==> design/flow/design.v <==
module alu #(
	parameter INST_W = 4,
	parameter INT_W  = 6,
	parameter FRAC_W = 10,
	parameter DATA_W = INT_W + FRAC_W
)(
	input                      i_clk,
	input                      i_rst_n,
	input                      i_in_valid,
	output                     o_busy,
	input         [INST_W-1:0] i_inst,
	input  signed [DATA_W-1:0] i_data_a,
	input  signed [DATA_W-1:0] i_data_b,
	output                     o_out_valid,
	output        [DATA_W-1:0] o_data
);
	localparam SIGN_ADD = 4'b0000;
	localparam SIGN_SUB = 4'b0001;
	localparam SIGN_MUL = 4'b0010;
	localparam SOFTPLUS = 4'b0100;
	localparam XOR      = 4'b0101;
	localparam ARS      = 4'b0110;  
	localparam LEFT_ROT = 4'b0111;
	localparam CNT_L0   = 4'b1000;  
	localparam REV_M4   = 4'b1001;  
	localparam INIT     = 4'b1010;  
	localparam SIGN_ACC_1 = 4'b0011;
	localparam SIGN_ACC_2 = 4'b1011;
	localparam VECT_W    = 20;
	localparam VECT_SIZE = 16;
	reg [INST_W - 1: 0] current_state;
	reg [INST_W - 1: 0] next_state;
	reg                        o_busy_r;
	reg                        o_out_valid_r;
	reg        [DATA_W - 1: 0] o_data_r;
	wire                       o_busy_w;
	reg                        o_out_valid_w;
	reg        [DATA_W - 1: 0] o_data_w;
	reg signed [VECT_W - 1: 0] data_acc_old [VECT_SIZE - 1: 0];
	reg signed [VECT_W - 1: 0] data_acc_new [VECT_SIZE - 1: 0];
	reg signed [VECT_W - 1: 0] data_acc_out;
	reg signed [DATA_W - 1: 0] i_data_a_r;
	reg signed [DATA_W - 1: 0] i_data_b_r;
	reg need_saturate;
	integer i;
	assign o_busy       = o_busy_r;
	assign o_out_valid  = o_out_valid_r;
	assign o_data       = o_data_r;
	assign o_busy_w     = i_in_valid || current_state != INIT;
	always @ (*)
	begin
		data_acc_out  = 0;
		need_saturate = 0;
		begin
			case (current_state)
				SIGN_ADD:
				begin
					o_out_valid_w = 1;
					o_data_w      = add(i_data_a_r, i_data_b_r);
				end
				SIGN_SUB:
				begin
					o_out_valid_w = 1;
					o_data_w      = sub(i_data_a_r, i_data_b_r);
				end
				SIGN_MUL:
				begin
					o_out_valid_w = 1;
					o_data_w      = mul(i_data_a_r, i_data_b_r);
				end
				SIGN_ACC_1:
				begin
					o_out_valid_w = 0;
					o_data_w      = 0;
				end
				SIGN_ACC_2:
				begin
					data_acc_out = data_acc_new[i_data_a_r[$clog2(VECT_SIZE) - 1: 0]];
					if (data_acc_out[VECT_W - 1])
					begin
						need_saturate = (data_acc_out[(VECT_W - 1) - 1-: (VECT_W - DATA_W)] != {{(VECT_W - DATA_W){1'b1}}});
					end
					else
					begin
						need_saturate = (data_acc_out[(VECT_W - 1) - 1-: (VECT_W - DATA_W)] != {{(VECT_W - DATA_W){1'b0}}});
					end
					o_out_valid_w = 1;
					o_data_w      = (need_saturate) ?
										sat(data_acc_out[VECT_W - 1]) :
										data_acc_out[DATA_W - 1: 0];
				end
				SOFTPLUS:
				begin
					o_out_valid_w = 1;
					o_data_w      = softplus(i_data_a_r);
				end
				XOR:
				begin
					o_out_valid_w = 1;
					o_data_w      = exor(i_data_a_r, i_data_b_r);
				end
				ARS:
				begin
					o_out_valid_w = 1;
					o_data_w      = ars(i_data_a_r, i_data_b_r);
				end
				LEFT_ROT:
				begin
					o_out_valid_w = 1;
					o_data_w      = left_rot(i_data_a_r, i_data_b_r);
				end
				CNT_L0:
				begin
					o_out_valid_w = 1;
					o_data_w      = cnt_l0(i_data_a_r);
				end
				REV_M4:
				begin
					o_out_valid_w = 1;
					o_data_w      = rev_m4(i_data_a_r, i_data_b_r);
				end
				default:
				begin
					o_out_valid_w = 0;
					o_data_w      = 0;
				end
			endcase
		end
	end
	always @ (posedge i_clk or negedge i_rst_n)
	begin
		if (!i_rst_n)
		begin
			i_data_a_r <= 0;
			i_data_b_r <= 0;
		end
		else
		begin
			if (i_in_valid)
			begin
				i_data_a_r <= i_data_a;
				i_data_b_r <= i_data_b;
			end
			else
			begin
				i_data_a_r <= i_data_a_r;
				i_data_b_r <= i_data_b_r;
			end
		end
	end
	always @ (posedge i_clk or negedge i_rst_n)
	begin
		if (!i_rst_n)
		begin
			o_busy_r <= 1;
		end
		else
		begin
			o_busy_r <= o_busy_w;
		end
	end
	always @ (posedge i_clk or negedge i_rst_n)
	begin
		if (!i_rst_n)
		begin
			o_out_valid_r <= 0;
		end
		else
		begin
			o_out_valid_r <= o_out_valid_w;
		end
	end
	always @ (posedge i_clk or negedge i_rst_n)
	begin
		if (!i_rst_n)
		begin
			for (i = 0; i < VECT_SIZE; i = i + 1)
			begin
				data_acc_new[i] <= 0;
			end
		end
		else
		begin
			for (i = 0; i < VECT_SIZE; i = i + 1)
			begin
				if (current_state == SIGN_ACC_1 && i == i_data_a_r)
				begin
					data_acc_new[i] <= data_acc_old[i] + i_data_b_r;
				end
				else
				begin
					data_acc_new[i] <= data_acc_new[i];
				end
			end
		end
	end
	always @ (posedge i_clk or negedge i_rst_n)
	begin
		if (!i_rst_n)
		begin
			for (i = 0; i < VECT_SIZE; i = i + 1)
			begin
				data_acc_old[i] <= 0;
			end
		end
		else if (current_state == SIGN_ACC_2)
		begin
			for (i = 0; i < VECT_SIZE; i = i + 1)
			begin
				data_acc_old[i] <= data_acc_new[i];
			end
		end
	end
	always @ (posedge i_clk or negedge i_rst_n)
	begin
		if (!i_rst_n)
		begin
			current_state <= INIT;
		end
		else
		begin
			current_state <= next_state;
		end
	end
	always @ (*)
	begin
		case (current_state)
			INIT:
			begin
				if (i_in_valid)
				begin
					case (i_inst)
						SIGN_ADD:   next_state = SIGN_ADD;    
						SIGN_SUB:   next_state = SIGN_SUB;    
						SIGN_MUL:   next_state = SIGN_MUL;    
						SIGN_ACC_1: next_state = SIGN_ACC_1;  
						SOFTPLUS:   next_state = SOFTPLUS;    
						XOR:        next_state = XOR;         
						ARS:        next_state = ARS;         
						LEFT_ROT:   next_state = LEFT_ROT;    
						CNT_L0:     next_state = CNT_L0;      
						REV_M4:     next_state = REV_M4;      
						default:    next_state = INIT;        
					endcase
				end
				else
				begin
					next_state = INIT;
				end
			end
			SIGN_ACC_1:
			begin
				next_state = SIGN_ACC_2;
			end
			default:  next_state = INIT;
		endcase
	end
	always @ (posedge i_clk or negedge i_rst_n)
	begin
		if (!i_rst_n)
		begin
			o_data_r <= 0;
		end
		else
		begin
			o_data_r <= o_data_w;
		end
	end
	function automatic signed [DATA_W - 1: 0] add;
		input signed [DATA_W - 1: 0] a;
		input signed [DATA_W - 1: 0] b;
		reg signed [DATA_W - 1: 0] sum;
		reg                        is_overflow;
		begin
			sum = a + b;
			is_overflow = (a[DATA_W - 1] & b[DATA_W - 1] & ~sum[DATA_W - 1]) || (~a[DATA_W - 1] & ~b[DATA_W - 1] & sum[DATA_W - 1]);
			add = (is_overflow) ? sat(!sum[DATA_W - 1]) : sum;
		end
	endfunction
	function automatic signed [DATA_W - 1: 0] sub;
		input signed [DATA_W - 1: 0] a;
		input signed [DATA_W - 1: 0] b;
		reg signed [DATA_W - 1: 0] diff;
		reg                        is_overflow;
		begin
			diff = a - b;
			is_overflow = (a[DATA_W - 1] & ~b[DATA_W - 1] & ~diff[DATA_W - 1]) || (~a[DATA_W - 1] & b[DATA_W - 1] & diff[DATA_W - 1]);
			sub = (is_overflow) ? sat(!diff[DATA_W - 1]) : diff;
		end
	endfunction
	function automatic signed [DATA_W - 1: 0] mul;
		input signed [DATA_W - 1: 0] a;
		input signed [DATA_W - 1: 0] b;
		reg [2 * DATA_W: 0] prod;
		reg                 is_overflow;
		reg                 is_signed;
		begin
			prod = a * b;
			prod = rnd(prod, 9);
			is_signed = prod[2 * DATA_W];
			if (is_signed)
			begin
				is_overflow = (prod[(2 * DATA_W) - 1-: INT_W + 1] != {{(INT_W + 1){1'b1}}});
			end
			else
			begin
				is_overflow = (prod[(2 * DATA_W) - 1-: INT_W + 1] != {{(INT_W + 1){1'b0}}});
			end
			mul = prod[((2 * DATA_W) - INT_W - 1)-: DATA_W];
			mul = (is_overflow) ? sat(is_signed) : mul;
		end
	endfunction
	function automatic signed [DATA_W - 1: 0] softplus;
		input signed [DATA_W - 1: 0] a;
		reg signed [2 * DATA_W: 0] frac;
		reg signed  [INT_W - 1: 0] a_int;
		begin
			a_int = a[(DATA_W - 1)-: INT_W];
			if (a_int >= 'sd2)  
			begin
				softplus = a;
			end
			else if (a_int < 'sd2 && a_int >= 'sd0)  
			begin
				frac = a << 1;
				frac = frac + 12'b1000_0000_0000;
				frac = frac[DATA_W - 1: 0] * 16'hAAAB;
				frac = rnd(frac, 16);
				frac = frac >> 17;
				softplus = frac[DATA_W - 1: 0];
			end
			else if (a_int < 'sd0 && a_int >= -'sd1)  
			begin
				frac = a + 12'b1000_0000_0000;
				frac = frac[DATA_W - 1: 0] * 16'hAAAB;
				frac = rnd(frac, 16);
				frac = frac >> 17;
				softplus = frac[DATA_W - 1: 0];
			end
			else if (a_int < -'sd1 && a_int >= -'sd2)  
			begin
				frac = a << 1;
				frac = frac[DATA_W - 1: 0] + 14'b01_0100_0000_0000;
				frac = frac[DATA_W - 1: 0] * 16'hE38F;
				frac = rnd(frac, 18);
				frac = frac >> 19;
				softplus = frac[DATA_W - 1: 0];
			end
			else if (a_int < -'sd2 && a_int >= -'sd3)  
			begin
				frac = a + 12'b1100_0000_0000;
				frac = frac[DATA_W - 1: 0] * 16'hE38F;
				frac = rnd(frac, 18);
				frac = frac >> 19;
				softplus = frac[DATA_W - 1: 0];
			end
			else  
			begin
				softplus = 0;
			end
		end
	endfunction
	function automatic signed [DATA_W - 1: 0] exor;
		input signed [DATA_W - 1: 0] a;
		input signed [DATA_W - 1: 0] b;
		begin
			exor = a ^ b;
		end
	endfunction
	function automatic signed [DATA_W - 1: 0] ars;
		input signed [DATA_W - 1: 0] a;
		input signed [DATA_W - 1: 0] b;
		begin
			ars = a >>> b;
		end
	endfunction
	function automatic [DATA_W - 1: 0] left_rot;
		input [DATA_W - 1: 0] a;
		input [DATA_W - 1: 0] b;
		begin
			left_rot = (a << b) | (a >> (DATA_W - b));
		end
	endfunction
	function automatic [DATA_W - 1: 0] cnt_l0;
		input [DATA_W - 1: 0] a;
		reg [$clog2(DATA_W): 0] leading_one;
		integer i;
		begin
			if (a == 0)
			begin
				cnt_l0 = DATA_W;
			end
			else
			begin
				leading_one = 0;
				for (i = DATA_W - 1; i > 0; i = i - 1)
				begin
					if (a[i] && i > leading_one)
					begin
						leading_one = i;
					end
				end
				cnt_l0 = DATA_W - 1 - leading_one;
			end
		end
	endfunction
	function automatic [DATA_W - 1: 0] rev_m4;
		input [DATA_W - 1: 0] a;
		input [DATA_W - 1: 0] b;
		integer i;
		begin
			for (i = 0; i < 13; i = i + 1)
			begin
				rev_m4[i] = (a[i+: 4] == b[(DATA_W - 1 - i)-: 4]);
			end
			rev_m4[DATA_W - 1-: 3] = 0;
		end
	endfunction
	function automatic signed [DATA_W - 1: 0] sat;
		input is_signed;
		begin
			sat = (is_signed) ? 16'b1000_0000_0000_0000 : 16'b0111_1111_1111_1111;
		end
	endfunction
	function automatic signed [2 * DATA_W: 0] rnd;
		input signed [2 * DATA_W: 0] a;
		input    [$clog2(DATA_W): 0] rounding_bit;
		begin
			rnd = (a[rounding_bit]) ? a + (1'b1 << rounding_bit) : a;
		end
	endfunction
endmodule
==> design/flow/run.sh <==
#!/bin/bash
# the make line also repeats each setting of config.mk as NAME=value (left out here)
make -C /OpenROAD-flow-scripts/flow DESIGN_CONFIG=/design/flow/config.mk WORK_HOME=/design/flow/orfs CLKGATE_MAP_FILE= finish
==> design/flow/config.mk <==
export PLATFORM = sky130hd
export DESIGN_NAME = alu
export DESIGN_NICKNAME = alu
export VERILOG_FILES = /design/flow/design.v
export SDC_FILE = /design/flow/constraint.sdc
export NUM_CORES = 4
export LEC_CHECK = 0
export CAP_MARGIN = 25
export CELL_PAD_IN_SITES_GLOBAL_PLACEMENT = 3
export CORE_MARGIN = 2
export CORE_UTILIZATION = 50
export CTS_CLUSTER_DIAMETER = 313
export CTS_CLUSTER_SIZE = 96
export HOLD_SLACK_MARGIN = 0.3
export PLACE_DENSITY = 0.43
export SLEW_MARGIN = 20
export TNS_END_PERCENT = 20
==> design/flow/constraint.sdc <==
create_clock -name core_clock -period 10.5 [get_ports {i_clk}]
set_input_delay 2.1000 -clock core_clock [delete_from_list [all_inputs] [get_ports {i_clk}]]
set_output_delay 2.1000 -clock core_clock [all_outputs]
set_load 0.01 [all_outputs]
==> results of run 1 <==
==> impl_metrics.py, run 1 <==
# Physical implementation metrics
metrics = {
    "synthesis": {
        "edf_count": 0,
        "xor_share": 0.05558,
        "simple_gate_share": 0.1616,
        "top_area_frac": 0.2452,
        "yosys.area_share.aoi": 0.1523,
        "syn_nets": 9596,
        "netlist_instances": 8137,
        "ys_cells": 8137,
        "async_reset_ff_frac": 1.000,
        "flop_cell": "dfrtp_1",
        "numSynthFlops": 694,
        "top_cells_by_count": "1,673 x nand2_1, 891 x inv_1, 883 x ha_1",
        "ys_warn_count": 3,
        "synthAdderAreaFrac": 0.3091,
        "synthMuxAreaShare": 0.01068,
        "synth_cell_types": 115,
        "top_area_cell": "dfrtp_1",
        "area_leaders": "dfrtp_1 25%, ha_1 16%, fa_1 15%",
        "synthTopLogicFamily": "adder cells",
        "yosysChipArea_um2": 70530,
        "top_cell": "nand2_1",
        "synth_area_um2": 70530,
        "postSynthSeqShare": 0.2463,
        "syn_area_per_cell_um2": 8.668,
    },
    "status": {
        "status": "did not finish",
        "haltStage": "global placement without I/O (3_1_place_gp_skip_io)",
        "error_line": "[ERROR GPL-0301] Utilization 103.433 % exceeds 100%.",
    },
    "die": {
        "die.size.y_um": 379.6,
        "die_area_um2": 144100,
        "fp_util": 0.5049,
        "core_area_um2": 139700,
        "fp.dieW_um": 379.6,
        "std_cell_rows": 137,
    },
}
==> inputs of run 2 (changes only) <==
Settings changed: CAP_MARGIN 25 to 35, CELL_PAD_IN_SITES_DETAIL_PLACEMENT from default to 1, CORE_ASPECT_RATIO from default to 1.71, CORE_MARGIN 2 to 6, CORE_UTILIZATION 50 to 25, CTS_CLUSTER_DIAMETER 313 to 376, CTS_CLUSTER_SIZE 96 to default, HOLD_SLACK_MARGIN 0.3 to 0.14, MIN_ROUTING_LAYER from default to met2, PLACE_DENSITY 0.43 to default, PLACE_DENSITY_LB_ADDON from default to 0.17, SLEW_MARGIN 20 to 5, TNS_END_PERCENT 20 to default.
Clock period 10.5 ns to 10.0 ns, I/O delays scaled along.
==> impl_metrics.py, run 2 <==
# Synthesis and PnR figures
metrics = {
    "drt": {
        "viasPerCell": 7.098,
        "vias": 85560,
        "wl_um": 371000,
        "antenna_left": 0,
        "drc": 0,
        "wl_per_cell_um": 30.78,
        "dr.pass1.iters": 9,
        "drtIter0Drc": 14590,
    },
    "clocking": {
        "cts_tree": "yes",
        "htreeDepth": 3,
        "cts_root_buf": "clkbuf_16",
        "numCtsBuffers": 79,
        "clk_latency_ps": 740,
        "post_cts_resized": 0,
        "clkSinkCount": 694,
        "clk_pin_slew_ps": 80,
        "holdBufCountCts": 0,
        "post_cts_buffers": 0,
        "clockBufferDepth": 3,
    },
    "critical_path": {
        "critPathLaunchType": "flop",
        "startpoint": "i_data_a_r[8]",
        "cpPeakStageDelay_ps": 920,
        "cp_max_fo": 16,
        "cpMaxStageDelayCell": "dfrtp_1",
        "worstPathArrival_ps": 10050,
        "path_depth": 24,
        "crit_type": "flop to flop",
        "cpMostUsedCell": "fa_1",
        "worst_r2r_startpoint": "i_data_a_r[8]",
        "reg2reg_slack_ps": 600,
        "critPathBufInv": 4,
        "crit_path_end": "o_data_r[5]",
        "r2r_end": "o_data_r[5]",
        "cp_cell_sequence": "buf_4, ha_1, fa_1, fa_1, fa_1, fa_1, inv_1, fa_1, inv_1, fa_1, ha_1, a21oi_1, nand3_1, a31oi_2, o21ai_1, xor2_1, nand4_4, nor4_4, nor4b_1, o21ai_1, a211oi_2, buf_4, o21bai_1, o221ai_1",
        "crit_family": "adder cells",
        "required_ps": 10650,
        "crit_path_end_kind": "flop",
        "r2r_cells": 24,
    },
    "die": {
        "std_cell_rows": 254,
        "fp_util": 0.2516,
        "die.size.y_um": 706.6,
        "die_area_um2": 295500,
        "core_area_um2": 280300,
        "io_pins": 57,
        "fp.dieW_um": 418.2,
    },
    "synthesis": {
        "yosysChipArea_um2": 70530,
        "top_area_frac": 0.2452,
        "netlist_instances": 8137,
        "synthMuxAreaShare": 0.01068,
        "synthTopLogicFamily": "adder cells",
        "edf_count": 0,
        "top_cells_by_count": "1,673 x nand2_1, 891 x inv_1, 883 x ha_1",
        "xor_share": 0.05558,
        "postSynthSeqShare": 0.2463,
        "flop_cell": "dfrtp_1",
        "synth_cell_types": 115,
        "yosys.area_share.aoi": 0.1523,
        "synth_area_um2": 70530,
        "simple_gate_share": 0.1616,
        "area_leaders": "dfrtp_1 25%, ha_1 16%, fa_1 15%",
        "top_cell": "nand2_1",
        "top_area_cell": "dfrtp_1",
        "synthAdderAreaFrac": 0.3091,
        "ys_cells": 8137,
        "async_reset_ff_frac": 1.000,
        "syn_area_per_cell_um2": 8.668,
        "numSynthFlops": 694,
        "syn_nets": 9596,
        "ys_warn_count": 3,
    },
    "final_timing": {
        "rsz0062_at_grt": "no",
        "max_slew_margin": 0.1783,
        "period_used_share": 0.9402,
        "setup_viol": 0,
        "slew_viol_final": 0,
        "finalHoldViolCount": 0,
        "worst_pin_slew_ps": 1233,
        "max_freq_mhz": 106.4,
        "finalCriticalPeriod_ps": 9402,
        "setup_tns_ps": 0,
        "fin_skew_ps": 60.64,
    },
    "global_routing": {
        "grt_pass1_vias": 96990,
        "antenna_found_initial": 15,
        "grt_max_degree": 156,
        "grt_pass1_wl_um": 512800,
        "overflow": 0,
        "grt_usage": 0.3675,
    },
    "finish": {
        "nets": 9657,
        "fill_cells": 32690,
        "final-seq-area_um2": 17400,
        "synthToLayoutAreaGrowth_pct": 12.88,
        "fin_util": 0.2840,
        "logic_area_um2": 48690,
    },
    "min_path": {
        "hp-start": "data_acc_old[15][15]",
        "min_to": "data_acc_old[15][15]",
        "whs_path_depth": 2,
        "hp-class": "flop to flop",
    },
    "placed_design": {
        "gp_congestion": 1.085,
        "port_buffers": 56,
        "place_hpwl_um": 288000,
    },
    "run": {
        "log.warning_count": 89,
        "drv_cap": 0,
    },
    "status": {
        "status": "no timing/DRC/antenna violations",
    },
}
==> run 2: metal layers <==
metal  global-route usage  up-vias  routed length (µm)
met4               0.1150       30               44540
met2               0.5059    26150              205300
met3               0.3866     2528              120400
met1                    -    29430                   0
li1                     -    27410                   -
met5              0.07611        -                 846
==> run 2: area by class of cell <==
cell class | count | share of cell area
well taps | 3712 | 0.05833
clock inverters | 34 | 0.006695
diodes | 81 | 0.002546
flip-flops and latches | 694 | 0.2186
multi-input cells | 6237 | 0.6116
inverters | 902 | 0.04252
clock buffers | 109 | 0.02789
repair buffers | 284 | 0.03184
==> run 2: per-stage QoR <==
stage | hold WS (ps) | instances | setup WS (ps) | area [µm²]
2_1_floorplan | 449.8 | 8137 | 1305 | 70530
3_3_place_gp | 461.1 | 11790 | 578.1 | 76080
3_5_place_dp | 467.5 | 11810 | 519.6 | 76360
4_1_cts | 482.6 | 11950 | 491.4 | 79110
5_1_grt | 500.7 | 12000 | 45.95 | 79480
6_report | 480.0 | 12050 | 597.6 | 79620
==> inputs of run 3 (changes only) <==
Settings changed: CAP_MARGIN 35 to 20, CELL_PAD_IN_SITES_DETAIL_PLACEMENT 1 to default, CELL_PAD_IN_SITES_GLOBAL_PLACEMENT 3 to default, CORE_ASPECT_RATIO 1.71 to default, CORE_MARGIN 6 to 2, CORE_UTILIZATION 25 to 72, CTS_CLUSTER_DIAMETER 376 to default, HOLD_SLACK_MARGIN 0.14 to default, MIN_ROUTING_LAYER met2 to default, PLACE_DENSITY from default to 0.67, PLACE_DENSITY_LB_ADDON 0.17 to default, SETUP_SLACK_MARGIN from default to 1.56, SLEW_MARGIN 5 to 20.
Clock period 10.0 ns to 6.28 ns, I/O delays scaled along.
==> impl_metrics.py, run 3 <==
# Physical implementation metrics
metrics = {
    "status": {
        "status": "did not finish",
        "haltStage": "global routing (5_1_grt)",
    },
    "synthesis": {
        "top_area_frac": 0.2452,
        "top_cell": "nand2_1",
        "flop_cell": "dfrtp_1",
        "synthMuxAreaShare": 0.01068,
        "area_leaders": "dfrtp_1 25%, ha_1 16%, fa_1 15%",
        "ys_cells": 8137,
        "synth_area_um2": 70530,
        "xor_share": 0.05558,
        "ys_warn_count": 3,
        "synth_cell_types": 115,
        "postSynthSeqShare": 0.2463,
        "numSynthFlops": 694,
        "synthAdderAreaFrac": 0.3091,
        "netlist_instances": 8137,
        "simple_gate_share": 0.1616,
        "top_cells_by_count": "1,673 x nand2_1, 891 x inv_1, 883 x ha_1",
        "syn_area_per_cell_um2": 8.668,
        "syn_nets": 9596,
        "top_area_cell": "dfrtp_1",
        "edf_count": 0,
        "yosys.area_share.aoi": 0.1523,
        "synthTopLogicFamily": "adder cells",
        "async_reset_ff_frac": 1.000,
        "yosysChipArea_um2": 70530,
    },
    "clocking": {
        "clkSinkCount": 694,
        "holdBufCountCts": 0,
        "numCtsBuffers": 73,
        "htreeDepth": 3,
        "clockBufferDepth": 3,
        "cts_root_buf": "clkbuf_16",
    },
    "placed_design": {
        "port_buffers": 56,
        "dp_cells": 10060,
        "gp_congestion": 1.113,
        "place_hpwl_um": 203300,
    },
    "die": {
        "std_cell_rows": 114,
        "die.size.y_um": 317.0,
        "die_area_um2": 100500,
        "fp.dieW_um": 317.0,
        "fp_util": 0.7283,
        "io_pins": 57,
        "core_area_um2": 96850,
    },
}
## run 3: through the flow
| stage | hold WS [ps] | cell area (µm²) | util | setup slack [ps] |
|---|---|---|---|---|
| 4_1_cts | 480.9 | 82890 | 0.8558 | -1037 |
| 3_5_place_dp | 467.1 | 79040 | 0.8161 | -1314 |
| 3_3_place_gp | 460.7 | 79000 | 0.8157 | -1075 |
| 2_1_floorplan | 449.8 | 71190 | - | -980.7 |
## run 3: timing repair
| action | CTS |
|---|---|
| setup endpoints to repair | 31 |
| resized | 179 |
| pin swaps | 97 |
| setup buffers | 48 |
| hold endpoints to repair | 0 |
==> inputs of run 4 (changes only) <==
Settings changed: ABC_AREA from default to 1, CAP_MARGIN 20 to 0, CORE_ASPECT_RATIO from default to 1.4, CTS_CLUSTER_DIAMETER from default to 400, CTS_CLUSTER_SIZE from default to 10, HOLD_SLACK_MARGIN from default to 0.29, PLACE_DENSITY 0.67 to 0.39, SETUP_SLACK_MARGIN 1.56 to default, TNS_END_PERCENT from default to 20.
Clock period 6.28 ns to 3.4 ns, I/O delays scaled along.
==> impl_metrics.py, run 4 <==
# Physical implementation metrics
metrics = {
    "status": {
        "status": "did not finish",
        "haltStage": "global routing (5_1_grt)",
        "error_line": "[ERROR GRT-0116] Global routing finished with congestion. Check the congestion regions in the DRC Viewer.",
    },
    "die": {
        "std_cell_rows": 140,
        "fp_util": 0.7247,
        "io_pins": 57,
        "die.size.y_um": 386.3,
        "core_area_um2": 103700,
        "fp.dieW_um": 277.0,
        "die_area_um2": 107000,
    },
    "synthesis": {
        "synthTopLogicFamily": "adder cells",
        "top_cells_by_count": "2,403 x nand2_1, 1,709 x inv_1, 937 x o21ai_0",
        "edf_count": 0,
        "syn_area_per_cell_um2": 7.530,
        "synth_cell_types": 69,
        "xor_share": 0.03611,
        "numSynthFlops": 694,
        "yosysChipArea_um2": 75150,
        "top_area_frac": 0.2301,
        "simple_gate_share": 0.1977,
        "area_leaders": "dfrtp_1 23%, ha_1 15%, fa_1 14%",
        "syn_nets": 11440,
        "synth_area_um2": 75150,
        "flop_cell": "dfrtp_1",
        "synthAdderAreaFrac": 0.2901,
        "async_reset_ff_frac": 1.000,
        "synthMuxAreaShare": 0.0005495,
        "postSynthSeqShare": 0.2312,
        "netlist_instances": 9980,
        "ys_warn_count": 3,
        "top_area_cell": "dfrtp_1",
        "ys_cells": 9980,
        "top_cell": "nand2_1",
        "yosys.area_share.aoi": 0.1445,
    },
    "placed_design": {
        "gp_congestion": 1.177,
        "place_hpwl_um": 239500,
        "port_buffers": 56,
        "place_ws_ps": -3899,
        "placedInstanceArea_um2": 89250,
    },
    "clocking": {
        "cts_root_buf": "clkbuf_16",
        "numCtsBuffers": 79,
        "clkSinkCount": 694,
        "htreeDepth": 3,
        "clockBufferDepth": 3,
    },
    "global_routing": {
        "overflow": 672,
        "grt_usage": 0.7948,
    },
}
run 4: per-layer routing:
layer | GRT usage | overflow
met1 | 0.7704 | 2
met2 | 0.9808 | 389
met3 | 0.6289 | 16
met4 | 0.8428 | 265
met5 | 0.2910 | 0
run 4: what timing repair did:
| item | 4_1_cts |
|---|---|
| hold buffers | 1 |
| pin swaps | 56 |
| gates resized | 327 |
| endpoints found under the setup margin | 197 |
| cloned | 3 |
| endpoints found under the hold margin | 63 |
| setup buffers | 49 |
run 4: per-stage QoR:
step                      utilization  TNS [ps]  std cells
after floorplan                     -    -51190       9980
after global placement         0.8607    -70190      12760
after detailed placement       0.8607    -86210      12760
after CTS                      0.8970    -55410      12910
==> inputs of run 5 (changes only) <==
Settings changed: ABC_AREA 1 to default, CAP_MARGIN 0 to 20, CORE_ASPECT_RATIO 1.4 to default, CORE_UTILIZATION 72 to 68, CTS_CLUSTER_DIAMETER 400 to default, CTS_CLUSTER_SIZE 10 to default, HOLD_SLACK_MARGIN 0.29 to default, PLACE_DENSITY 0.39 to default, SETUP_SLACK_MARGIN from default to -0.3, TNS_END_PERCENT 20 to default.
Clock period 3.4 ns to 4.42 ns, I/O delays scaled along.
==> impl_metrics.py, run 5 <==
# Synthesis and PnR figures
metrics = {
    "status": {
        "status": "failed layout checks",
        "violations": "negative setup slack",
    },
    "drt": {
        "drc": 0,
        "viasPerCell": 6.756,
        "vias": 71860,
        "drtIter0Drc": 11010,
        "dr.pass1.iters": 9,
        "wl_um": 286200,
        "antenna_left": 0,
        "wl_per_cell_um": 26.91,
    },
    "synthesis": {
        "netlist_instances": 8137,
        "async_reset_ff_frac": 1.000,
        "top_cells_by_count": "1,673 x nand2_1, 891 x inv_1, 883 x ha_1",
        "syn_nets": 9596,
        "top_cell": "nand2_1",
        "simple_gate_share": 0.1616,
        "synthAdderAreaFrac": 0.3091,
        "xor_share": 0.05558,
        "numSynthFlops": 694,
        "synth_cell_types": 115,
        "ys_warn_count": 3,
        "synthTopLogicFamily": "adder cells",
        "flop_cell": "dfrtp_1",
        "ys_cells": 8137,
        "edf_count": 0,
        "yosys.area_share.aoi": 0.1523,
        "postSynthSeqShare": 0.2463,
        "area_leaders": "dfrtp_1 25%, ha_1 16%, fa_1 15%",
        "top_area_frac": 0.2452,
        "top_area_cell": "dfrtp_1",
        "syn_area_per_cell_um2": 8.668,
        "synthMuxAreaShare": 0.01068,
        "yosysChipArea_um2": 70530,
        "synth_area_um2": 70530,
    },
    "global_routing": {
        "antenna_found_initial": 12,
        "grt_pass1_vias": 72700,
        "grt_usage": 0.5178,
        "grt_pass1_wl_um": 420200,
        "overflow": 0,
        "grt_max_degree": 203,
    },
    "final_timing": {
        "setup_tns_ps": -50790,
        "layout_setup_ws_ps": -3085,
        "finalHoldViolCount": 0,
        "max_slew_margin": 0.2147,
        "max_freq_mhz": 133.2,
        "fin_hold_ws_ps": 262.1,
        "rsz0062_at_grt": "yes",
        "period_used_share": 1.698,
        "finalCriticalPeriod_ps": 7505,
        "slew_viol_final": 0,
        "setup_viol": 49,
        "fin_skew_ps": 53.76,
        "worst_pin_slew_ps": 1178,
    },
    "critical_path": {
        "cpPeakStageDelay_ps": 630,
        "cpMostUsedCell": "fa_1",
        "startpoint": "i_data_a_r[15]",
        "worst_r2r_startpoint": "i_data_a_r[15]",
        "critPathBufInv": 7,
        "cpMaxStageDelayCell": "fa_1",
        "r2r_end": "o_data_r[12]",
        "critPathLaunchType": "flop",
        "path_depth": 25,
        "crit_type": "flop to flop",
        "cp_max_fo": 7,
        "crit_path_end_kind": "flop",
        "reg2reg_slack_ps": -3080,
        "crit_family": "adder cells",
        "crit_path_end": "o_data_r[12]",
        "required_ps": 4940,
        "r2r_cells": 25,
        "worstPathArrival_ps": 8020,
    },
    "min_path": {
        "hp-class": "input port to async pin",
    },
    "die": {
        "std_cell_rows": 118,
        "fp.dieW_um": 326.1,
        "die.size.y_um": 326.1,
        "die_area_um2": 106300,
        "core_area_um2": 103200,
        "fp_util": 0.6834,
        "io_pins": 57,
    },
    "clocking": {
        "cts_tree": "yes",
        "clkSinkCount": 694,
        "htreeDepth": 3,
        "clk_latency_ps": 680,
        "numCtsBuffers": 75,
        "cts_root_buf": "clkbuf_16",
        "clockBufferDepth": 3,
        "clk_pin_slew_ps": 80,
    },
    "placed_design": {
        "gp_congestion": 1.089,
        "port_buffers": 56,
        "place_hpwl_um": 207100,
        "dp_cells": 10420,
        "placedInstanceArea_um2": 81140,
    },
    "finish": {
        "finalInstanceArea_um2": 85750,
        "nets": 10650,
        "fin_util": 0.8309,
        "synthToLayoutAreaGrowth_pct": 21.58,
        "final_cell_count_no_fill": 10640,
    },
    "run": {
        "log.warning_count": 93,
        "drv_cap": 0,
    },
}
[run 5: layout make-up]
class | instances | area, µm²
clock inverter | 29 | 475.5
inverter | 902 | 3416
tap | 1380 | 1727
clock buffer | 109 | 2205
antenna | 8 | 20.02
sequential | 694 | 17410
multi-input combinational | 6238 | 50290
timing repair buffer | 1276 | 10210
fill | 5483 | 17450
[run 5: layer usage]
metal	GRT usage	vias to the layer above	wire, µm
met3	0.2164	2064	45300
met5	0	-	240
met4	0.3254	18	24780
met1	0.6308	34030	96180
met2	0.7605	6174	119700
li1	-	29570	-
[run 5: per-stage QoR]
| step | setup slack, ps |
|---|---|
| 2_1_floorplan | -2841 |
| 3_3_place_gp | -3058 |
| 3_5_place_dp | -3252 |
| 4_1_cts | -2910 |
| 5_1_grt | -3276 |
| 6_report | -3085 |
[run 5: timing repair]
action / 4_1_cts / 5_1_grt
hold buffers: 0 / 0
cloned: 1 / 0
setup buffers: 24 / 50
gates resized: 87 / 215
setup endpoints to repair: 17 / 28
pin swaps: 45 / 120
==> inputs of run 6 (changes only) <==
Settings changed: ABC_AREA from default to 1, CAP_MARGIN 20 to 10, CELL_PAD_IN_SITES_GLOBAL_PLACEMENT from default to 2, CORE_ASPECT_RATIO from default to 1.45, CORE_MARGIN 2 to 10, CORE_UTILIZATION 68 to 45, CTS_CLUSTER_DIAMETER from default to 128, SETUP_SLACK_MARGIN -0.3 to 2.29.
Clock period 4.42 ns to 10.3 ns, I/O delays scaled along.
==> impl_metrics.py, run 6 <==
# Synthesis and PnR figures
metrics = {
    "critical_path": {
        "worst_r2r_startpoint": "i_data_a_r[11]",
        "critPathLaunchType": "flop",
        "required_ps": 10930,
        "path_depth": 35,
        "r2r_cells": 35,
        "crit_family": "adder cells",
        "cpMostUsedCell": "nand2_1",
        "r2r_end": "o_data_r[11]",
        "cp_max_fo": 15,
        "cpMaxStageDelayCell": "fa_1",
        "critPathBufInv": 7,
        "crit_path_end": "o_data_r[11]",
        "crit_path_end_kind": "flop",
        "worstPathArrival_ps": 8410,
        "startpoint": "i_data_a_r[11]",
        "reg2reg_slack_ps": 2520,
        "crit_type": "flop to flop",
        "cpPeakStageDelay_ps": 540,
    },
    "synthesis": {
        "flop_cell": "dfrtp_1",
        "syn_area_per_cell_um2": 7.530,
        "yosys.area_share.aoi": 0.1445,
        "numSynthFlops": 694,
        "edf_count": 0,
        "synthTopLogicFamily": "adder cells",
        "yosysChipArea_um2": 75150,
        "synthMuxAreaShare": 0.0005495,
        "async_reset_ff_frac": 1.000,
        "netlist_instances": 9980,
        "xor_share": 0.03611,
        "syn_nets": 11440,
        "synth_area_um2": 75150,
        "ys_warn_count": 3,
        "area_leaders": "dfrtp_1 23%, ha_1 15%, fa_1 14%",
        "top_area_cell": "dfrtp_1",
        "top_cell": "nand2_1",
        "synthAdderAreaFrac": 0.2901,
        "synth_cell_types": 69,
        "top_area_frac": 0.2301,
        "top_cells_by_count": "2,403 x nand2_1, 1,709 x inv_1, 937 x o21ai_0",
        "simple_gate_share": 0.1977,
        "ys_cells": 9980,
        "postSynthSeqShare": 0.2312,
    },
    "placed_design": {
        "placedInstanceArea_um2": 78360,
        "gp_congestion": 1.024,
        "port_buffers": 56,
        "dp_cells": 12080,
        "place_hpwl_um": 243800,
    },
    "final_timing": {
        "rsz0062_at_grt": "yes",
        "max_slew_margin": 0.1903,
        "max_freq_mhz": 128.5,
        "worst_pin_slew_ps": 1184,
        "slew_viol_final": 0,
        "finalHoldViolCount": 0,
        "setup_tns_ps": 0,
        "finalCriticalPeriod_ps": 7780,
        "setup_viol": 0,
        "fin_skew_ps": 35.70,
        "period_used_share": 0.7553,
        "fin_hold_ws_ps": 475.1,
    },
    "drt": {
        "wl_per_cell_um": 24.91,
        "antenna_left": 0,
        "drtIter0Drc": 5198,
        "wl_um": 305700,
        "vias": 68160,
        "viasPerCell": 5.554,
        "dr.pass1.iters": 6,
        "drc": 0,
    },
    "min_path": {
        "hp-class": "flop to flop",
        "whs_path_depth": 2,
        "hp-start": "data_acc_old[10][4]",
        "min_to": "data_acc_old[10][4]",
    },
    "finish": {
        "fill_cells": 16700,
        "synthToLayoutAreaGrowth_pct": 9.366,
        "logic_area_um2": 50580,
        "final_cell_count_no_fill": 12270,
        "final-seq-area_um2": 17430,
        "finalInstanceArea_um2": 82190,
        "fin_util": 0.4951,
        "nets": 11470,
    },
    "clocking": {
        "clk_latency_ps": 710,
        "clockBufferDepth": 3,
        "htreeDepth": 3,
        "numCtsBuffers": 79,
        "clkSinkCount": 694,
        "cts_tree": "yes",
        "holdBufCountCts": 0,
        "clk_pin_slew_ps": 70,
        "cts_root_buf": "clkbuf_16",
    },
    "run": {
        "log.warning_count": 92,
        "drv_cap": 0,
    },
    "global_routing": {
        "overflow": 0,
        "grt_pass1_wl_um": 447200,
        "grt_usage": 0.3234,
        "grt_pass1_vias": 69100,
        "grt_max_degree": 211,
        "antenna_found_initial": 16,
    },
    "die": {
        "fp.dieW_um": 359.4,
        "fp_util": 0.4527,
        "core_area_um2": 166000,
        "die.size.y_um": 512.1,
        "std_cell_rows": 180,
        "die_area_um2": 184000,
        "io_pins": 57,
    },
    "status": {
        "status": "no timing/DRC/antenna violations",
    },
}
## run 6: per-stage QoR
stage / worst slack, ps
after floorplan: 2515
after global placement: 1387
after detailed placement: 1417
after CTS: 2232
after global routing: 2282
final: 2520
## run 6: what timing repair did
action	CTS	global route
setup endpoints to repair	16	16
gates cloned	0	1
gates resized	26	90
pin swaps	0	5
setup buffers	5	33
## run 6: metal layers
layer	global-route usage	wire (µm)
met1	0.3461	109900
met2	0.5695	149700
met3	0.04350	15520
met4	0.2566	30480
met5	0	92
## run 6: layout make-up
class | instances | share of cell area
multi-input cells | 7295 | 0.6155
flip-flops and latches | 694 | 0.2120
inverters | 1748 | 0.08011
well taps | 2184 | 0.03325
clock buffers | 108 | 0.02809
repair buffers | 197 | 0.02285
clock inverters | 39 | 0.008038
diodes | 6 | 0.0001827
==> inputs of run 7 (changes only) <==
Settings changed: CAP_MARGIN 10 to 0, CELL_PAD_IN_SITES_GLOBAL_PLACEMENT 2 to default, CORE_ASPECT_RATIO 1.45 to default, CORE_MARGIN 10 to 2, CORE_UTILIZATION 45 to 72, CTS_CLUSTER_DIAMETER 128 to 400, CTS_CLUSTER_SIZE from default to 10, HOLD_SLACK_MARGIN from default to 0.29, PLACE_DENSITY from default to 0.39, SETUP_SLACK_MARGIN 2.29 to 0.8, TNS_END_PERCENT from default to 20.
Clock period 10.3 ns to 3.39 ns, I/O delays scaled along.
==> impl_metrics.py, run 7 <==
# Physical implementation metrics
metrics = {
    "clocking": {
        "clockBufferDepth": 3,
        "cts_root_buf": "clkbuf_16",
        "clkSinkCount": 694,
        "numCtsBuffers": 79,
        "htreeDepth": 3,
    },
    "synthesis": {
        "flop_cell": "dfrtp_1",
        "syn_nets": 11440,
        "synth_cell_types": 69,
        "top_area_frac": 0.2301,
        "ys_cells": 9980,
        "syn_area_per_cell_um2": 7.530,
        "synth_area_um2": 75150,
        "async_reset_ff_frac": 1.000,
        "top_area_cell": "dfrtp_1",
        "area_leaders": "dfrtp_1 23%, ha_1 15%, fa_1 14%",
        "top_cells_by_count": "2,403 x nand2_1, 1,709 x inv_1, 937 x o21ai_0",
        "synthTopLogicFamily": "adder cells",
        "synthAdderAreaFrac": 0.2901,
        "numSynthFlops": 694,
        "netlist_instances": 9980,
        "ys_warn_count": 3,
        "edf_count": 0,
        "yosysChipArea_um2": 75150,
        "simple_gate_share": 0.1977,
        "xor_share": 0.03611,
        "yosys.area_share.aoi": 0.1445,
        "postSynthSeqShare": 0.2312,
        "synthMuxAreaShare": 0.0005495,
        "top_cell": "nand2_1",
    },
    "placed_design": {
        "place_hpwl_um": 228200,
        "placedInstanceArea_um2": 89200,
        "dp_cells": 12750,
        "port_buffers": 56,
        "place_ws_ps": -3924,
        "gp_congestion": 1.174,
    },
    "die": {
        "std_cell_rows": 118,
        "fp.dieW_um": 327.1,
        "core_area_um2": 103500,
        "die.size.y_um": 327.1,
        "fp_util": 0.7261,
        "io_pins": 57,
        "die_area_um2": 107000,
    },
    "global_routing": {
        "overflow": 556,
        "grt_usage": 0.7969,
    },
    "status": {
        "haltStage": "global routing (5_1_grt)",
        "status": "did not finish",
        "error_line": "[ERROR GRT-0232] Routing congestion too high. Check the congestion heatmap in the GUI.",
    },
}
-- run 7: per-layer routing --
| layer | overflow | GRT usage |
|---|---|---|
| met5 | 3 | 0.4543 |
| met4 | 227 | 0.7752 |
| met3 | 27 | 0.6687 |
| met2 | 275 | 0.9465 |
| met1 | 24 | 0.7911 |
-- run 7: stage by stage --
stage / hold slack (ps)
after CTS: 368.9
after detailed placement: 464.6
after global placement: 456.2
after floorplan: 382.4
-- run 7: timing repair --
| action | CTS |
|---|---|
| hold buffers | 1 |
| setup buffers | 64 |
| endpoints found under the hold margin | 42 |
| pin swaps | 125 |
| gates resized | 335 |
| endpoints found under the setup margin | 336 |
| cloned | 6 |
==> inputs of run 8 (changes only) <==
Settings changed: SETUP_SLACK_MARGIN 0.8 to default.
Clock period 3.39 ns to 3.44 ns, I/O delays scaled along.
==> impl_metrics.py, run 8 <==
# Physical implementation metrics
metrics = {
    "clocking": {
        "numCtsBuffers": 79,
        "clockBufferDepth": 3,
        "cts_root_buf": "clkbuf_16",
        "clkSinkCount": 694,
        "htreeDepth": 3,
    },
    "synthesis": {
        "netlist_instances": 9980,
        "synthMuxAreaShare": 0.0005495,
        "ys_cells": 9980,
        "syn_nets": 11440,
        "postSynthSeqShare": 0.2312,
        "flop_cell": "dfrtp_1",
        "top_cell": "nand2_1",
        "synthTopLogicFamily": "adder cells",
        "xor_share": 0.03611,
        "yosysChipArea_um2": 75150,
        "synthAdderAreaFrac": 0.2901,
        "simple_gate_share": 0.1977,
        "top_area_cell": "dfrtp_1",
        "ys_warn_count": 3,
        "top_area_frac": 0.2301,
        "synth_area_um2": 75150,
        "async_reset_ff_frac": 1.000,
        "syn_area_per_cell_um2": 7.530,
        "synth_cell_types": 69,
        "top_cells_by_count": "2,403 x nand2_1, 1,709 x inv_1, 937 x o21ai_0",
        "numSynthFlops": 694,
        "yosys.area_share.aoi": 0.1445,
        "area_leaders": "dfrtp_1 23%, ha_1 15%, fa_1 14%",
        "edf_count": 0,
    },
    "die": {
        "fp.dieW_um": 327.1,
        "core_area_um2": 103500,
        "die.size.y_um": 327.1,
        "die_area_um2": 107000,
        "std_cell_rows": 118,
        "io_pins": 57,
        "fp_util": 0.7261,
    },
    "status": {
        "status": "did not finish",
        "error_line": "[ERROR GRT-0232] Routing congestion too high. Check the congestion heatmap in the GUI.",
        "haltStage": "global routing (5_1_grt)",
    },
    "placed_design": {
        "place_hpwl_um": 224900,
        "port_buffers": 56,
        "gp_congestion": 1.196,
    },
    "global_routing": {
        "overflow": 166,
        "grt_usage": 0.7478,
    },
}
[run 8: routing by layer]
layer | GRT overflow | global-route usage
met4 | 60 | 0.7016
met5 | 1 | 0.3416
met1 | 10 | 0.7576
met3 | 9 | 0.5776
met2 | 86 | 0.9297
[run 8: what timing repair did]
action,4_1_cts
setup buffers,59
gates cloned,3
endpoints found under the hold margin,45
setup endpoints to repair,110
resized,373
pin swaps,105
hold buffers,1
[run 8: per-stage QoR]
step	area, µm²	worst slack (ps)	util	TNS [ps]	std cells
after detailed placement	89040	-4013	0.8603	-83960	12730
after global placement	89040	-3730	0.8603	-73660	12730
after CTS	93050	-3384	0.8990	-56310	12890
after floorplan	75530	-3233	-	-50550	9980
==> inputs of run 9 (changes only) <==
Settings changed: ABC_AREA 1 to default, CAP_MARGIN 0 to 20, CORE_UTILIZATION 72 to 45, CTS_CLUSTER_DIAMETER 400 to default, CTS_CLUSTER_SIZE 10 to default, HOLD_SLACK_MARGIN 0.29 to default, PLACE_DENSITY 0.39 to default, TNS_END_PERCENT 20 to default.
Clock period 3.44 ns to 9.32 ns, I/O delays scaled along.
==> impl_metrics.py, run 9 <==
# Synthesis and PnR figures
metrics = {
    "critical_path": {
        "r2r_end": "o_data_r[5]",
        "reg2reg_slack_ps": 460,
        "r2r_cells": 25,
        "cpMaxStageDelayCell": "a211oi_2",
        "startpoint": "i_data_a_r[11]",
        "crit_path_end": "o_data_r[5]",
        "cpMostUsedCell": "fa_1",
        "crit_family": "adder cells",
        "worstPathArrival_ps": 9470,
        "crit_path_end_kind": "flop",
        "worst_r2r_startpoint": "i_data_a_r[11]",
        "path_depth": 25,
        "crit_type": "flop to flop",
        "critPathLaunchType": "flop",
        "critPathBufInv": 5,
        "required_ps": 9930,
        "cp_max_fo": 17,
        "cpPeakStageDelay_ps": 720,
    },
    "final_timing": {
        "max_slew_margin": 0.1975,
        "finalHoldViolCount": 0,
        "setup_tns_ps": 0,
        "fin_skew_ps": 88.25,
        "finalCriticalPeriod_ps": 8861,
        "slew_viol_final": 0,
        "setup_viol": 0,
        "period_used_share": 0.9508,
        "fin_hold_ws_ps": 462.7,
        "worst_pin_slew_ps": 1191,
        "max_freq_mhz": 112.9,
        "rsz0062_at_grt": "no",
    },
    "min_path": {
        "hp-class": "flop to flop",
        "hp-start": "data_acc_new[14][3]",
        "min_to": "data_acc_old[14][3]",
        "whs_path_depth": 2,
    },
    "clocking": {
        "clk_pin_slew_ps": 70,
        "clockBufferDepth": 3,
        "post_cts_buffers": 0,
        "cts_tree": "yes",
        "clkSinkCount": 694,
        "htreeDepth": 3,
        "cts_root_buf": "clkbuf_16",
        "clk_latency_ps": 740,
        "post_cts_resized": 0,
        "holdBufCountCts": 0,
        "numCtsBuffers": 84,
    },
    "synthesis": {
        "postSynthSeqShare": 0.2463,
        "async_reset_ff_frac": 1.000,
        "yosys.area_share.aoi": 0.1523,
        "synthTopLogicFamily": "adder cells",
        "top_cell": "nand2_1",
        "simple_gate_share": 0.1616,
        "top_cells_by_count": "1,673 x nand2_1, 891 x inv_1, 883 x ha_1",
        "syn_area_per_cell_um2": 8.668,
        "yosysChipArea_um2": 70530,
        "ys_warn_count": 3,
        "edf_count": 0,
        "flop_cell": "dfrtp_1",
        "synth_cell_types": 115,
        "area_leaders": "dfrtp_1 25%, ha_1 16%, fa_1 15%",
        "top_area_cell": "dfrtp_1",
        "numSynthFlops": 694,
        "ys_cells": 8137,
        "top_area_frac": 0.2452,
        "synthMuxAreaShare": 0.01068,
        "xor_share": 0.05558,
        "netlist_instances": 8137,
        "synth_area_um2": 70530,
        "synthAdderAreaFrac": 0.3091,
        "syn_nets": 9596,
    },
    "die": {
        "fp_util": 0.4521,
        "die_area_um2": 159900,
        "io_pins": 57,
        "die.size.y_um": 399.9,
        "fp.dieW_um": 399.9,
        "core_area_um2": 156000,
        "std_cell_rows": 145,
    },
    "global_routing": {
        "grt_max_degree": 181,
        "grt_usage": 0.3115,
        "overflow": 0,
        "antenna_found_initial": 9,
        "grt_pass1_wl_um": 374100,
        "grt_pass1_vias": 59050,
    },
    "drt": {
        "dr.pass1.iters": 12,
        "vias": 59720,
        "wl_um": 248700,
        "drc": 0,
        "drtIter0Drc": 5621,
        "viasPerCell": 5.817,
        "wl_per_cell_um": 24.23,
        "antenna_left": 0,
    },
    "run": {
        "log.warning_count": 85,
        "drv_cap": 0,
    },
    "finish": {
        "nets": 9596,
        "final_cell_count_no_fill": 10270,
        "logic_area_um2": 48640,
        "fill_cells": 14800,
        "synthToLayoutAreaGrowth_pct": 8.895,
        "final-seq-area_um2": 17390,
    },
    "placed_design": {
        "place_hpwl_um": 193100,
        "port_buffers": 56,
        "gp_congestion": 1.027,
        "dp_cells": 10110,
    },
    "status": {
        "status": "no timing/DRC/antenna violations",
    },
}
run 9: area by class of cell:
| cell class | instances | share of cell area |
|---|---|---|
| Clock buffer | 119 | 0.03051 |
| Timing Repair Buffer | 218 | 0.02416 |
| Tap cell | 2058 | 0.03353 |
| Multi-Input combinational cell | 6237 | 0.6333 |
| Antenna cell | 2 | 0.00006516 |
| Clock inverter | 35 | 0.007852 |
| Sequential cell | 694 | 0.2264 |
| Inverter | 902 | 0.04413 |
run 9: metal layers:
layer / global-route usage / share of wire / wire length (µm)
met1: 0.4406 / 0.44 / 109500
met2: 0.4771 / 0.44 / 108900
met3: 0.05278 / 0.080 / 19860
met4: 0.1176 / 0.042 / 10390
met5: 0 / 0.00015 / 38
run 9: metrics by stage:
step	worst slack, ps	util	area [µm²]
2_1_floorplan	625.1	-	70530
3_3_place_gp	599.3	0.4733	73840
3_5_place_dp	469.0	0.4733	73840
4_1_cts	437.0	0.4922	76790
5_1_grt	16.98	0.4922	76800
6_report	458.9	0.4923	76800
==> inputs of run 10 (changes only) <==
Settings changed: CORE_UTILIZATION 45 to 72, PLACE_DENSITY_LB_ADDON from default to 0.2, SETUP_SLACK_MARGIN from default to 1.56.
Clock period 9.32 ns to 5.75 ns, I/O delays scaled along.
==> impl_metrics.py, run 10 <==
# Physical implementation metrics
metrics = {
    "status": {
        "status": "did not finish",
        "haltStage": "global routing (5_1_grt)",
        "error_line": "[ERROR GRT-0232] Routing congestion too high. Check the congestion heatmap in the GUI.",
    },
    "synthesis": {
        "ys_cells": 8137,
        "yosysChipArea_um2": 70530,
        "synthAdderAreaFrac": 0.3091,
        "ys_warn_count": 3,
        "area_leaders": "dfrtp_1 25%, ha_1 16%, fa_1 15%",
        "top_area_cell": "dfrtp_1",
        "synthTopLogicFamily": "adder cells",
        "xor_share": 0.05558,
        "synth_cell_types": 115,
        "top_cell": "nand2_1",
        "edf_count": 0,
        "synthMuxAreaShare": 0.01068,
        "netlist_instances": 8137,
        "numSynthFlops": 694,
        "yosys.area_share.aoi": 0.1523,
        "flop_cell": "dfrtp_1",
        "async_reset_ff_frac": 1.000,
        "synth_area_um2": 70530,
        "simple_gate_share": 0.1616,
        "top_cells_by_count": "1,673 x nand2_1, 891 x inv_1, 883 x ha_1",
        "syn_nets": 9596,
        "top_area_frac": 0.2452,
        "syn_area_per_cell_um2": 8.668,
        "postSynthSeqShare": 0.2463,
    },
    "placed_design": {
        "place_hpwl_um": 205400,
        "place_ws_ps": -2076,
        "gp_congestion": 1.128,
        "port_buffers": 56,
    },
    "clocking": {
        "clockBufferDepth": 3,
        "holdBufCountCts": 0,
        "cts_root_buf": "clkbuf_16",
        "numCtsBuffers": 76,
        "clkSinkCount": 694,
        "htreeDepth": 3,
    },
    "die": {
        "die_area_um2": 100500,
        "fp_util": 0.7283,
        "fp.dieW_um": 317.0,
        "die.size.y_um": 317.0,
        "core_area_um2": 96850,
        "io_pins": 57,
        "std_cell_rows": 114,
    },
    "global_routing": {
        "grt_usage": 0.8644,
        "overflow": 1331,
    },
}
run 10: per-layer routing:
layer	track usage	GRT overflow
met5	0.6141	15
met4	0.8552	361
met3	0.7802	125
met1	0.8475	133
met2	0.9779	697
run 10: stage by stage:
step | cells | util | area (µm²)
after detailed placement | 10150 | 0.8222 | 79630
after global placement | 10150 | 0.8222 | 79630
after CTS | 10350 | 0.8659 | 83870
after floorplan | 8137 | - | 71190
run 10: timing repair:
action / 4_1_cts
pin swaps: 78
setup buffers: 63
gates cloned: 3
endpoints found under the setup margin: 86
gates resized: 276
==> inputs of run 11 (changes only) <==
Settings changed: ABC_AREA from default to 1, CAP_MARGIN 20 to 10, CELL_PAD_IN_SITES_GLOBAL_PLACEMENT from default to 2, CORE_ASPECT_RATIO from default to 1.45, CORE_MARGIN 2 to 5, CORE_UTILIZATION 72 to 65, CTS_CLUSTER_DIAMETER from default to 128, GPL_ROUTABILITY_DRIVEN from default to 0, GPL_TIMING_DRIVEN from default to 0, HOLD_SLACK_MARGIN from default to 0.02, MIN_ROUTING_LAYER from default to met2, PLACE_DENSITY_LB_ADDON 0.2 to default, SETUP_SLACK_MARGIN 1.56 to 2.29.
Clock period 5.75 ns to 10.3 ns, I/O delays scaled along.
==> impl_metrics.py, run 11 <==
# Physical implementation metrics
metrics = {
    "status": {
        "status": "did not finish",
        "haltStage": "global placement without I/O (3_1_place_gp_skip_io)",
        "error_line": "[ERROR GPL-0301] Utilization 121.860 % exceeds 100%.",
    },
    "synthesis": {
        "syn_nets": 11440,
        "top_cell": "nand2_1",
        "async_reset_ff_frac": 1.000,
        "postSynthSeqShare": 0.2312,
        "area_leaders": "dfrtp_1 23%, ha_1 15%, fa_1 14%",
        "edf_count": 0,
        "numSynthFlops": 694,
        "ys_cells": 9980,
        "simple_gate_share": 0.1977,
        "xor_share": 0.03611,
        "synthTopLogicFamily": "adder cells",
        "netlist_instances": 9980,
        "yosysChipArea_um2": 75150,
        "ys_warn_count": 3,
        "synth_cell_types": 69,
        "syn_area_per_cell_um2": 7.530,
        "yosys.area_share.aoi": 0.1445,
        "synthMuxAreaShare": 0.0005495,
        "flop_cell": "dfrtp_1",
        "top_cells_by_count": "2,403 x nand2_1, 1,709 x inv_1, 937 x o21ai_0",
        "synth_area_um2": 75150,
        "top_area_frac": 0.2301,
        "top_area_cell": "dfrtp_1",
        "synthAdderAreaFrac": 0.2901,
    },
    "die": {
        "die_area_um2": 122600,
        "core_area_um2": 115000,
        "std_cell_rows": 150,
        "fp_util": 0.6532,
        "fp.dieW_um": 292.4,
        "die.size.y_um": 419.4,
    },
}
==> inputs of run 12 (changes only) <==
Settings changed: ABC_AREA 1 to default, CAP_MARGIN 10 to 20, CELL_PAD_IN_SITES_DETAIL_PLACEMENT from default to 2, CELL_PAD_IN_SITES_GLOBAL_PLACEMENT 2 to 1, CORE_ASPECT_RATIO 1.45 to default, CORE_MARGIN 5 to 3, CORE_UTILIZATION 65 to 70, CTS_CLUSTER_DIAMETER 128 to 247, CTS_CLUSTER_SIZE from default to 73, GPL_ROUTABILITY_DRIVEN 0 to default, GPL_TIMING_DRIVEN 0 to default, HOLD_SLACK_MARGIN 0.02 to 0.22, MIN_ROUTING_LAYER met2 to default, PLACE_DENSITY from default to 0.42, SETUP_SLACK_MARGIN 2.29 to 1.25.
Clock period 10.3 ns to 10.5 ns, I/O delays scaled along.
==> impl_metrics.py, run 12 <==
# Physical implementation metrics
metrics = {
    "status": {
        "haltStage": "global placement without I/O (3_1_place_gp_skip_io)",
        "error_line": "[ERROR GPL-0301] Utilization 101.675 % exceeds 100%.",
        "status": "did not finish",
    },
    "die": {
        "fp_util": 0.7114,
        "die.size.y_um": 323.4,
        "die_area_um2": 104600,
        "core_area_um2": 99140,
        "std_cell_rows": 115,
        "fp.dieW_um": 323.4,
    },
    "synthesis": {
        "edf_count": 0,
        "synthMuxAreaShare": 0.01068,
        "postSynthSeqShare": 0.2463,
        "top_area_cell": "dfrtp_1",
        "async_reset_ff_frac": 1.000,
        "synthAdderAreaFrac": 0.3091,
        "area_leaders": "dfrtp_1 25%, ha_1 16%, fa_1 15%",
        "ys_warn_count": 3,
        "simple_gate_share": 0.1616,
        "synthTopLogicFamily": "adder cells",
        "yosys.area_share.aoi": 0.1523,
        "syn_area_per_cell_um2": 8.668,
        "yosysChipArea_um2": 70530,
        "top_cell": "nand2_1",
        "flop_cell": "dfrtp_1",
        "syn_nets": 9596,
        "synth_area_um2": 70530,
        "synth_cell_types": 115,
        "numSynthFlops": 694,
        "ys_cells": 8137,
        "xor_share": 0.05558,
        "netlist_instances": 8137,
        "top_area_frac": 0.2452,
        "top_cells_by_count": "1,673 x nand2_1, 891 x inv_1, 883 x ha_1",
    },
}
==> inputs of run 13 (changes only) <==
Settings changed: CELL_PAD_IN_SITES_DETAIL_PLACEMENT 2 to default, CELL_PAD_IN_SITES_GLOBAL_PLACEMENT 1 to default, CORE_ASPECT_RATIO from default to 1.17, CORE_UTILIZATION 70 to 37, CTS_CLUSTER_DIAMETER 247 to 104, CTS_CLUSTER_SIZE 73 to 12, GPL_ROUTABILITY_DRIVEN from default to 1, GPL_TIMING_DRIVEN from default to 1, HOLD_SLACK_MARGIN 0.22 to default, MAX_ROUTING_LAYER from default to met4, PLACE_DENSITY 0.42 to 0.56, SETUP_SLACK_MARGIN 1.25 to -0.9, SLEW_MARGIN 20 to 10.
Clock period 10.5 ns to 9.59 ns, I/O delays scaled along.
==> impl_metrics.py, run 13 <==
# Synthesis and PnR figures
metrics = {
    "synthesis": {
        "area_leaders": "dfrtp_1 25%, ha_1 16%, fa_1 15%",
        "syn_area_per_cell_um2": 8.668,
        "numSynthFlops": 694,
        "synthMuxAreaShare": 0.01068,
        "xor_share": 0.05558,
        "ys_warn_count": 3,
        "synth_area_um2": 70530,
        "ys_cells": 8137,
        "async_reset_ff_frac": 1.000,
        "simple_gate_share": 0.1616,
        "synthTopLogicFamily": "adder cells",
        "syn_nets": 9596,
        "synthAdderAreaFrac": 0.3091,
        "top_cell": "nand2_1",
        "edf_count": 0,
        "postSynthSeqShare": 0.2463,
        "yosysChipArea_um2": 70530,
        "top_area_cell": "dfrtp_1",
        "flop_cell": "dfrtp_1",
        "synth_cell_types": 115,
        "yosys.area_share.aoi": 0.1523,
        "netlist_instances": 8137,
        "top_area_frac": 0.2452,
        "top_cells_by_count": "1,673 x nand2_1, 891 x inv_1, 883 x ha_1",
    },
    "clocking": {
        "clk_latency_ps": 680,
        "cts_tree": "yes",
        "htreeDepth": 3,
        "clk_pin_slew_ps": 80,
        "post_cts_buffers": 0,
        "clockBufferDepth": 3,
        "numCtsBuffers": 69,
        "post_cts_resized": 0,
        "cts_root_buf": "clkbuf_16",
        "holdBufCountCts": 0,
        "clkSinkCount": 694,
    },
    "finish": {
        "synthToLayoutAreaGrowth_pct": 8.141,
        "nets": 9561,
        "final-seq-area_um2": 17390,
        "final_cell_count_no_fill": 10660,
        "fill_cells": 19050,
        "logic_area_um2": 48640,
    },
    "min_path": {
        "whs_path_depth": 2,
        "hp-class": "flop to flop",
        "hp-start": "data_acc_new[10][9]",
        "min_to": "data_acc_old[10][9]",
    },
    "critical_path": {
        "critPathBufInv": 4,
        "cpPeakStageDelay_ps": 780,
        "cpMaxStageDelayCell": "dfrtp_1",
        "path_depth": 25,
        "worstPathArrival_ps": 9320,
        "r2r_end": "o_data_r[1]",
        "startpoint": "i_data_a_r[10]",
        "r2r_cells": 25,
        "worst_r2r_startpoint": "i_data_a_r[10]",
        "crit_family": "adder cells",
        "critPathLaunchType": "flop",
        "crit_path_end_kind": "flop",
        "crit_type": "flop to flop",
        "reg2reg_slack_ps": 790,
        "crit_path_end": "o_data_r[1]",
        "cpMostUsedCell": "fa_1",
        "required_ps": 10110,
        "cp_max_fo": 14,
    },
    "final_timing": {
        "setup_viol": 0,
        "slew_viol_final": 0,
        "finalCriticalPeriod_ps": 8797,
        "setup_tns_ps": 0,
        "fin_skew_ps": 42.96,
        "period_used_share": 0.9173,
        "max_freq_mhz": 113.7,
        "worst_pin_slew_ps": 1272,
        "max_slew_margin": 0.1520,
        "layout_setup_ws_ps": 793.4,
        "finalHoldViolCount": 0,
        "rsz0062_at_grt": "no",
    },
    "placed_design": {
        "place_hpwl_um": 200400,
        "dp_cells": 10550,
        "port_buffers": 56,
        "gp_congestion": 1.052,
        "place_ws_ps": 827.6,
    },
    "global_routing": {
        "met1_usage": 0.3122,
        "grt_usage": 0.2661,
        "grtUsageMet3": 0.03286,
        "antenna_found_initial": 14,
        "overflow": 0,
        "grt_pass1_wl_um": 381300,
        "grt_max_degree": 198,
        "grt_most_used_layer": "met2",
        "use_met2": 0.4375,
        "grt_pass1_vias": 59820,
    },
    "drt": {
        "wl_per_cell_um": 23.96,
        "drc": 0,
        "vias": 58660,
        "antenna_left": 0,
        "dr.pass1.iters": 6,
        "drtIter0Drc": 4537,
        "wl_um": 255300,
        "viasPerCell": 5.505,
    },
    "die": {
        "std_cell_rows": 172,
        "io_pins": 57,
        "fp.dieW_um": 409.6,
        "die_area_um2": 195900,
        "die.size.y_um": 478.3,
        "core_area_um2": 188700,
        "fp_util": 0.3737,
    },
    "run": {
        "log.warning_count": 86,
        "drv_cap": 0,
    },
    "status": {
        "status": "no timing/DRC/antenna violations",
    },
}
-- run 13: final cells by class --
cell class,instances,area share
Sequential cell,694,0.2280
Clock inverter,10,0.001755
Antenna cell,6,0.0001969
Tap cell,2523,0.04139
Inverter,902,0.04439
Clock buffer,85,0.02356
Timing Repair Buffer,198,0.02293
Multi-Input combinational cell,6237,0.6377
-- run 13: routing by layer --
layer,vias to the layer above,part of all wire
met4,0,0.075
met5,-,0
met2,1801,0.48
li1,27360,-
met3,593,0.054
met1,28910,0.39
-- run 13: metrics by stage --
step                  util  cell area [µm²]  hold WS [ps]
finish              0.4041            76270         458.8
detailed placement  0.3935            74270         467.0
global placement    0.3934            74260         461.8
global route        0.4041            76270         483.8
floorplan                -            70530         449.8
CTS                 0.4038            76200         468.2
